Design top_control_unit, start of the top module:
module top_control_unit(
    input wire clk,
    input wire reset,
    input wire btnL,
    input wire btnR,
    input wire btnC,
    input wire [7:0] multiplicand,
    input wire [7:0] multiplier,
    output wire [6:0] seg,
    output wire [3:0] an,
    output led
);
clock: 26.8 ns
lec_check: 0
cap_margin: 20
core_margin: 2
core_utilization: 68
slew_margin: 20
run.sh (not shown) runs the stock make flow with config.mk's settings and CLKGATE_MAP_FILE=.
Next try:
Settings changed: ABC_AREA set to 1, CAP_MARGIN 20 to 40, CORE_UTILIZATION 68 to 72, CTS_CLUSTER_DIAMETER set to 236, CTS_CLUSTER_SIZE set to 15, HOLD_SLACK_MARGIN set to 0.29, PLACE_DENSITY_LB_ADDON set to 0.2, SETUP_SLACK_MARGIN set to 0.92.
Clock period 26.8 ns to 13.4 ns, I/O delays scaled along.
Result: With this change the flow produced a layout that fails on negative setup slack. Routed wire length rises by about a fifth. Flip-flop count is unchanged. Worst setup slack loses 4.0 ns. Utilization rises by 11 points. Final area rises by a few percent. Power rises by well over a third. Area after synthesis falls by a few percent. Die size falls by a little under a tenth. Worst hold slack loses 0.0090 ns. Non-clock buffer count rises by 126.
Next try:
Settings changed: CAP_MARGIN 40 to 0, CELL_PAD_IN_SITES_DETAIL_PLACEMENT set to 0, CORE_ASPECT_RATIO set to 0.68, CORE_MARGIN 2 to 5, CORE_UTILIZATION 72 to 39, CTS_CLUSTER_DIAMETER 236 to unset, CTS_CLUSTER_SIZE 15 to 24, HOLD_SLACK_MARGIN 0.29 to unset, PLACE_DENSITY_LB_ADDON 0.2 to 0.27, SETUP_SLACK_MARGIN 0.92 to unset, SLEW_MARGIN 20 to 10.
Clock period 13.4 ns to 17.6 ns, I/O delays scaled along.
What happened: This time the run went through all stages and came out clean. Count of clock-buffer cells in the layout went up by 7. Setup slack is better by 2.4 ns. Via count went down by 12%. Wire length went down by 20%. Flip-flop count is unchanged. Utilization went down by 42 points. Final area went down by 5.9%. Global-route usage went down by 17 points. Hold slack is about the same.
Next try:
Settings changed: ABC_AREA 1 to unset, CAP_MARGIN 0 to 20, CELL_PAD_IN_SITES_DETAIL_PLACEMENT 0 to unset, CORE_ASPECT_RATIO 0.68 to unset, CORE_MARGIN 5 to 2, CORE_UTILIZATION 39 to 66, CTS_CLUSTER_SIZE 24 to 62, PLACE_DENSITY_LB_ADDON 0.27 to unset, SETUP_SLACK_MARGIN set to 3.54, SLEW_MARGIN 10 to 20.
Clock period 17.6 ns to 13.3 ns, I/O delays scaled along.
=>
- This time the run never finished: it broke off in global routing (5_1_grt) (ODB-0269)
- area after synthesis rose by 3.2%
- die size fell by 42%
- synthesized cell count fell by 20%
Next try:
Settings changed: ABC_AREA set to 1, CAP_MARGIN 20 to 40, CORE_UTILIZATION 66 to 72, CTS_CLUSTER_DIAMETER set to 236, CTS_CLUSTER_SIZE 62 to 15, HOLD_SLACK_MARGIN set to 0.29, PLACE_DENSITY_LB_ADDON set to 0.2, SETUP_SLACK_MARGIN 3.54 to 0.07.
Clock period 13.3 ns to 13.4 ns, I/O delays scaled along.
With this change the flow finished with timing, DRC and antenna clean.
Die area is lower by 11%.
Synthesized area is lower by 3.1%.
Synthesized cell count is higher by 25%.

---

top_control_unit again, from the RTL that the note above started with.
==> flow/design.v (excerpt) <==
module top_control_unit(
    input wire clk,
    input wire reset,
    input wire btnL,
    input wire btnR,
    input wire btnC,
    input wire [7:0] multiplicand,
    input wire [7:0] multiplier,
    output wire [6:0] seg,
    output wire [3:0] an,
    output led
);
clock: 16.6 ns
lec_check: 0
abc_area: 1
cap_margin: 40
cell_pad_in_sites_detail_placement: 1
cell_pad_in_sites_global_placement: 0
core_aspect_ratio: 0.96
core_margin: 2
core_utilization: 28
gpl_timing_driven: 1
hold_slack_margin: -0.03
max_routing_layer: met4
place_density: 0.93
setup_slack_margin: 3.62
slew_margin: 20
The baseline aborted during global routing.
Next try:
- ABC_AREA: 1 -> default
- CAP_MARGIN: 40 -> 20
- CELL_PAD_IN_SITES_DETAIL_PLACEMENT: 1 -> default
- CELL_PAD_IN_SITES_GLOBAL_PLACEMENT: 0 -> default
- CORE_ASPECT_RATIO: 0.96 -> default
- CORE_UTILIZATION: 28 -> 40
- GPL_TIMING_DRIVEN: 1 -> default
- HOLD_SLACK_MARGIN: -0.03 -> default
- MAX_ROUTING_LAYER: met4 -> default
- PLACE_DENSITY: 0.93 -> default
- SETUP_SLACK_MARGIN: 3.62 -> default
- clock period: 16.6 -> 24.2 ns (I/O delays scaled with it)
Result: This time the run completed without violations; die size fell by 27%; synthesized cell count goes down by 20%; area after synthesis goes up by 3.2%.
Next try:
- CAP_MARGIN: 20 -> 0
- CELL_PAD_IN_SITES_DETAIL_PLACEMENT: default -> 2
- CORE_ASPECT_RATIO: default -> 0.68
- CORE_MARGIN: 2 -> 7
- CTS_CLUSTER_SIZE: default -> 24
- HOLD_SLACK_MARGIN: default -> 0.21
- PLACE_DENSITY_LB_ADDON: default -> 0.27
- SLEW_MARGIN: 20 -> 10
- clock period: 24.2 -> 32.2 ns (I/O delays scaled with it)
After rerunning: Synthesized area is unchanged. Final area rises by 0.48%. Combinational power falls by 18%. Wire length rises by 67%. Count of clock-buffer cells in the layout rises by 4. Cell count rises by 1.2%.

---

Starting RTL as in the previous note.
clock: 15.8 ns
lec_check: 0
abc_area: 1
cap_margin: 20
core_margin: 2
core_utilization: 72
cts_cluster_diameter: 236
place_density_lb_addon: 0.2
setup_slack_margin: -0.97
slew_margin: 20
Next try:
- ABC_AREA: 1 -> default
- CTS_CLUSTER_DIAMETER: 236 -> default
- PLACE_DENSITY_LB_ADDON: 0.2 -> default
Now the flow finished but fails on setup timing. Setup slack gets worse by 2.8 ns. Critical path depth drops by 11. Non-clock buffer count rose by 405. Design area goes up by about a fifth. Synthesized cell count falls by about a fifth. Sequential cell count does not change. Maximum frequency came out lower by about a fifth.
Next try:
- ABC_AREA: default -> 1
- CELL_PAD_IN_SITES_DETAIL_PLACEMENT: default -> 2
- CELL_PAD_IN_SITES_GLOBAL_PLACEMENT: default -> 1
- CORE_UTILIZATION: 72 -> 69
- CTS_CLUSTER_SIZE: default -> 19
- GPL_ROUTABILITY_DRIVEN: default -> 0
- HOLD_SLACK_MARGIN: default -> 0.18
- MIN_ROUTING_LAYER: default -> met1
- PLACE_DENSITY_LB_ADDON: default -> 0.18
- SETUP_SLACK_MARGIN: -0.97 -> default
- SLEW_MARGIN: 20 -> 0
- clock period: 15.8 -> 30.0 ns (I/O delays scaled with it)
Result:
- With this change the flow did not get past global placement without I/O (3_1_place_gp_skip_io)
- synthesized cell count rose by 25%
- die area climbs by 1.1%
- synthesized area came out lower by 3.1%
Next try:
- CAP_MARGIN: 20 -> 40
- CELL_PAD_IN_SITES_DETAIL_PLACEMENT: 2 -> default
- CELL_PAD_IN_SITES_GLOBAL_PLACEMENT: 1 -> default
- CORE_UTILIZATION: 69 -> 72
- CTS_CLUSTER_DIAMETER: default -> 236
- CTS_CLUSTER_SIZE: 19 -> 15
- GPL_ROUTABILITY_DRIVEN: 0 -> default
- HOLD_SLACK_MARGIN: 0.18 -> default
- MIN_ROUTING_LAYER: met1 -> default
- PLACE_DENSITY_LB_ADDON: 0.18 -> 0.2
- SETUP_SLACK_MARGIN: default -> -0.97
- SLEW_MARGIN: 0 -> 20
- clock period: 30.0 -> 13.7 ns (I/O delays scaled with it)
The new run completed and failed the layout checks on setup timing.
Area after synthesis does not change.
Synthesized cell count does not change.
Die area shrinks by a few percent.
Power and IR drop assume default switching activity.
